==> flow/design.v (excerpt) <==
module conv_top
#(
    parameter DATA_WIDTH  = 8,
    parameter KERNEL_SIZE = 25
)
(
    input  logic                     i_clk,
    input  logic                     i_arstn,
	input  logic                     i_arstn_perf,
	input  logic                     i_enable_count2,
    input  logic                     i_ready,
    input  logic                     i_valid,
    input  logic [KERNEL_SIZE - 1:0] i_bit_X,
    input  logic [KERNEL_SIZE - 1:0] i_bit_K,
    output logic [              1:0] o_conv,
    output logic                     o_ready,
    output logic                     o_valid,
	output logic [             31:0] o_perf_cycle_count,
	output logic [             31:0] o_perf_cycle_count2
);
Size: ~120 I/O pins, about 37000 µm² of cells after synthesis.
Settings: LEC_CHECK=0, ABC_AREA=1, CAP_MARGIN=35, CORE_MARGIN=10, CORE_UTILIZATION=40, CTS_CLUSTER_DIAMETER=73, CTS_CLUSTER_SIZE=80, GPL_ROUTABILITY_DRIVEN=0, GPL_TIMING_DRIVEN=0, MAX_ROUTING_LAYER=met5, SLEW_MARGIN=20, TNS_END_PERCENT=95; clock period 13.1 ns.
run.sh (not shown) runs the stock make flow with config.mk's settings and CLKGATE_MAP_FILE=.
Edit:
- ABC_AREA: 1 -> not set
- CAP_MARGIN: 35 -> 20
- CORE_MARGIN: 10 -> 2
- CORE_UTILIZATION: 40 -> 65
- CTS_CLUSTER_DIAMETER: 73 -> not set
- CTS_CLUSTER_SIZE: 80 -> not set
- GPL_ROUTABILITY_DRIVEN: 0 -> not set
- GPL_TIMING_DRIVEN: 0 -> not set
- MAX_ROUTING_LAYER: met5 -> not set
- TNS_END_PERCENT: 95 -> not set
- clock period: 13.1 -> 9.79 ns (I/O delays scaled with it)
Effect:
- utilization goes up by 28 points
- setup slack loses 2.6 ns
- power rose by well over a third
- die area came out lower by well over a third
- clock-buffer cell count increases by 65
- cell area drops by a few percent
- sequential share of layout area went up by 1.6 points
- non-clock buffer count goes down by 144
Edit:
- ABC_AREA: not set -> 1
- CORE_UTILIZATION: 65 -> 66
- CTS_CLUSTER_SIZE: not set -> 97
- clock period: 9.79 -> 7.04 ns (I/O delays scaled with it)
Result:
- The changed run finished but failed the layout checks on negative setup slack
- sequential share of layout area is lower by 3.3 points
- routed wire length came out higher by a quarter to a third
- worst hold slack improved by 0.012 ns
- clock power climbs by well over a third

build 84:
Starting RTL as in the previous note.
Settings: LEC_CHECK=0, CAP_MARGIN=20, CORE_MARGIN=2, CORE_UTILIZATION=68, CTS_CLUSTER_DIAMETER=259, GPL_ROUTABILITY_DRIVEN=1, MAX_ROUTING_LAYER=met5, MIN_ROUTING_LAYER=met1, PLACE_DENSITY=0.44, SETUP_SLACK_MARGIN=-0.16, SLEW_MARGIN=0, TNS_END_PERCENT=90; clock period 6.28 ns.
Although build 84 finished all stages, its layout failed final checks on negative setup slack.
> inputs changed (build 84 -> build 65)
Settings: removing GPL_ROUTABILITY_DRIVEN (formerly 1); removing TNS_END_PERCENT (formerly 90); changing CORE_UTILIZATION from 68 to 65; removing MIN_ROUTING_LAYER (formerly met1); removing SETUP_SLACK_MARGIN (formerly -0.16); removing MAX_ROUTING_LAYER (formerly met5); removing PLACE_DENSITY (formerly 0.44); removing CTS_CLUSTER_DIAMETER (formerly 259); changing SLEW_MARGIN from 0 to 20; changing the clock period (ns, I/O delays scaled along) from 6.28 to 8.31.
Findings:
Build 65 completed end to end with timing, DRC and antenna clean.
Between build 84 and build 65, the flow reports net count reported at finish decreasing by a little under 10%.
Looking at part of the cycle the worst path needs, build 65 sits 21 points lower than build 84 does.
met1 track demand over resource in global routing is lower on build 65
The higher number of global-route vias before repair came out of build 84.
Sort build 65 and build 84 by worst slew slack as a fraction of its limit, ascending, and build 65 comes first.
The number of vias after detailed routing in build 84 is 1.06 times that in build 65.
Delta (build 65 minus build 84): worst setup slack +1.40 ns, met3 usage shows a reduction of 0.56 points.
[inputs] build 31 vs build 65
Settings: CORE_UTILIZATION now 35, was 65; the clock period (ns, I/O delays scaled along) now 9.1, was 8.31.
[summary]
Build 31 ended with more relative area change from synthesis to final layout than build 65. Re met2 track demand over resource in global routing: build 31 is 19 points down on build 65. From build 65 to build 31, number of signal-net inverters in the final layout did not move at all. Going from build 65 to build 31, the wire length was found to have gone up by 1.0%. Reported for build 31 and build 65, flip-flop and latch count turned out identical to the last digit. Of build 31 and build 65, build 31 shows the lower count of clock-buffer cells in the layout, with build 65 above it. [compare] base=build 65 new=build 31: number of fill cells in the layout now sits higher, part of the cycle the worst path needs now sits lower, die area now sits higher.
The inputs of build 87 differ from those of build 31 as listed below.
Settings: changing CORE_UTILIZATION from 35 to 57; setting CTS_CLUSTER_SIZE to 99 for the first time; changing the clock period (ns, I/O delays scaled along) from 9.1 to 5.59.
--- outcome ---
Build 87 finished all stages; layout check result: FAIL, due to negative setup slack. Build 87 does better than build 31 on chip area. Going from build 31 to build 87, area used by multi-input combinational logic grew by 86 um^2, non-clock buffer count grew by about 250%. Max overall power after layout across build 87 and build 31: build 87. Slew of the pin with the lowest slew margin in build 87 vs build 31: up 0.086 ns.
> inputs changed (build 87 -> build 72)
Settings: removing CTS_CLUSTER_SIZE (formerly 99); changing CORE_UTILIZATION from 57 to 40; changing the clock period (ns, I/O delays scaled along) from 5.59 to 8.74.
==> results <==
Build 72: PASS, flow complete, no timing, DRC or antenna violations
| sequential share of layout area | lower: build 87 |
For the number of cells after detailed placement, build 72 came in 0.46% lower than build 87 did.
The horizontal extent of the die in build 72 sits 19% above the value recorded for build 87.
Looking only at number of non-clock buffers, and setting everything else aside, the lower value of build 72 and build 87 goes to build 72.
As far as synthesized cell count goes, build 72 and build 87 are indistinguishable; the numbers are identical.
Comparing build 72 against build 87, there is no change at all in maximum clock path buffer count.
Build 72 -> build 87: final cell count flat
Build 72 vs. build 87: layout overhead on the synthesized area went down by 5.9 points.

Setup of job 101:
conv_top again, from the RTL that the note above started with.
Design conv_top, start of the top module:
module conv_top
#(
    parameter DATA_WIDTH  = 8,
    parameter KERNEL_SIZE = 25
)
(
    input  logic                     i_clk,
    input  logic                     i_arstn,
	input  logic                     i_arstn_perf,
	input  logic                     i_enable_count2,
    input  logic                     i_ready,
    input  logic                     i_valid,
    input  logic [KERNEL_SIZE - 1:0] i_bit_X,
    input  logic [KERNEL_SIZE - 1:0] i_bit_K,
    output logic [              1:0] o_conv,
    output logic                     o_ready,
    output logic                     o_valid,
	output logic [             31:0] o_perf_cycle_count,
	output logic [             31:0] o_perf_cycle_count2
);
    logic [3:0] s_count;
    logic s_valid_data_in;
    logic s_valid_data_out;
	logic [KERNEL_SIZE - 1:0] s_bit_X_delayed;
	logic [KERNEL_SIZE - 1:0] s_bit_K_delayed;
    logic [1:0] s_product [KERNEL_SIZE - 1:0];
    localparam N_OF_2FA = KERNEL_SIZE - 1;
    logic [N_OF_2FA - 1:0] s_carry_in;
    logic [N_OF_2FA - 1:0] s_carry_out;
    always_ff @(posedge i_clk, negedge i_arstn) begin
        if (~ i_arstn) begin
            s_bit_X_delayed <= '0;
            s_bit_K_delayed <= '0;
        end
        else if (s_valid_data_in) begin
            s_bit_X_delayed <= i_bit_X;
            s_bit_K_delayed <= i_bit_K;
        end
    end
    genvar i;
    generate
        for (i = 0; i < KERNEL_SIZE; i++) begin : serial_multipier
            serial_mul #(
                .DATA_WIDTH ( DATA_WIDTH )
            ) S_MUL0 (
                .i_clk     ( i_clk              ),
                .i_arstn   ( i_arstn            ),
                .i_valid   ( s_valid_data_in    ),
                .i_a       ( s_bit_X_delayed[i] ),
                .i_b       ( s_bit_K_delayed[i] ),
                .o_product ( s_product[i]       )
            );
        end
    endgenerate
    counter COUNT0 (
        .i_clk   ( i_clk           ),
        .i_arstn ( i_arstn         ),
        .i_valid ( s_valid_data_in ),
        .o_count ( s_count         )
    );
	assign s_valid_data_out = (s_count >= 4'd5) & (s_count <= 4'd12);
	always_ff @(posedge i_clk, negedge i_arstn_perf) begin
	    if (~ i_arstn_perf)
		    o_perf_cycle_count <= 32'b0;
		else if (s_valid_data_in)
  ...
Settings: LEC_CHECK=0, CAP_MARGIN=20, CORE_MARGIN=2, CORE_UTILIZATION=72, CTS_CLUSTER_DIAMETER=30, CTS_CLUSTER_SIZE=42, HOLD_SLACK_MARGIN=-0.1, PLACE_DENSITY=0.64, SETUP_SLACK_MARGIN=1.36, SLEW_MARGIN=20, TNS_END_PERCENT=5; clock period 5.09 ns.
What the final checks of job 101 revealed, after a flow that finished every stage, was a layout that fails on setup timing.
Inputs modified between job 101 and job 102:
Settings: an added MAX_ROUTING_LAYER of met4; an added GPL_ROUTABILITY_DRIVEN of 1; a deleted HOLD_SLACK_MARGIN that had been -0.1; an added PLACE_DENSITY_LB_ADDON of 0.01; a deleted PLACE_DENSITY that had been 0.64; a deleted CTS_CLUSTER_SIZE that had been 42; an added MIN_ROUTING_LAYER of met1; a change of CTS_CLUSTER_DIAMETER from 30 to 259; a change of SETUP_SLACK_MARGIN from 1.36 to 0.71; a change of SLEW_MARGIN from 20 to 30; a change of TNS_END_PERCENT from 5 to 90.
### Flow results
Job 102 finished all stages; layout check result: FAIL, due to setup timing. On total power: job 102 sits below job 101. Global-route wire length before repair, job 101 and job 102: lower on job 102. On register-to-register slack, the higher figure sits with job 102, not job 101. Job 101 vs job 102, highest routed metal layer: met5 vs met4.
### job 102 -> job 103
Settings: swapping met4 for met5 in MAX_ROUTING_LAYER; clearing PLACE_DENSITY_LB_ADDON, which used to be 0.01; putting PLACE_DENSITY at 0.39 where nothing was set; swapping 0.71 for -0.16 in SETUP_SLACK_MARGIN; swapping 30 for 0 in SLEW_MARGIN; swapping 5.09 for 5.64 in the clock period (ns, I/O delays scaled along).
Results
Status for job 103 and job 102: no clean run. In the metrics for job 103 and job 102, the one carrying the lower area added between synthesis and finish is job 103. Final cell utilization of the core: job 103 and job 102 compared, higher one is job 102. Number of placed instances, taps included: job 103 vs job 102, no meaningful difference. Job 103 against job 102: wire length now sits lower; least setup slack across all paths after layout went up by 0.44 ns. Row share of total power in combinational logic: job 103 lower / job 102 higher. Met3 usage: job 103 vs job 102, no meaningful difference. Relative to job 102, the combinational power measured on job 103 has decreased by more than 10%.
Setup changes, job 103 to job 104
Settings: PLACE_DENSITY: 0.39 -> 0.44; MIN_ROUTING_LAYER: met1 -> met2; CORE_MARGIN: 2 -> 3; CORE_UTILIZATION: 72 -> 44; the clock period (ns, I/O delays scaled along): 5.64 -> 7.24.
STATUS run=job 104 STAGES=ALL_DONE FINAL_CHECKS=FAILED CAUSE=setup timing. First-pass iteration count of the detailed router, job 103 and job 104, higher one = job 104. [job 104] wire length of the first global-routing pass fell 3.0% relative to job 103. Relative to job 103, number of global-route vias before repair has gone up in job 104. Job 104 vs job 103: pin count of the biggest net entering global routing down by a few percent. Looking at number of DRC markers after the initial detailed-route iteration, job 104 sits 57% higher than job 103 does. Between job 103 and job 104, number of diodes increased. Number of clock buffer instances in the layout: job 103 and job 104 compared, higher one is job 104. From job 103 to job 104 the numbers moved as follows: sum of routed wire length over all layers down about 1.3%, worst hold slack went up 0.0053 ns.
Edits applied to the flow inputs when going from job 104 to job 105:
Settings: MAX_ROUTING_LAYER no longer set, was met5; MIN_ROUTING_LAYER no longer set, was met2; GPL_ROUTABILITY_DRIVEN no longer set, was 1; PLACE_DENSITY no longer set, was 0.44; CTS_CLUSTER_DIAMETER no longer set, was 259; SLEW_MARGIN now 20, was 0; CORE_UTILIZATION now 40, was 44; TNS_END_PERCENT no longer set, was 90; SETUP_SLACK_MARGIN no longer set, was -0.16; CORE_MARGIN now 2, was 3; the clock period (ns, I/O delays scaled along) now 9.1, was 7.24.
[summary]
For clock skew, job 104 and job 105 come out practically identical.
Compared with job 104, in job 105 fraction of met1 tracks used by global routing grew by 19 points; net switching power shrank by 27%; final area shrank by 4.7%.
Setup slack was higher in the run labelled job 105.
Job 105 against job 104: final antenna diode count decreased 5; count of clock-buffer cells in the layout lower; pre-CTS setup slack rose by 1.46 ns.
The final layout from job 105, which completed every stage, passed the timing, DRC and antenna checks at the end of the flow.
Job 105 ended up with met2 as its layer carrying the most global-route usage; job 104 ended up with met3.
The cell type of the slowest stage on the worst timing path comes out sky130_fd_sc_hd__fa_2 in one run and sky130_fd_sc_hd__clkdlybuf4s50_1 in the other, namely in job 104 and job 105 respectively.
Comparing worst hold slack for job 105 and job 104, the bigger number came from job 104.
No activity file was given, so power comes from the tool's default toggle rates.
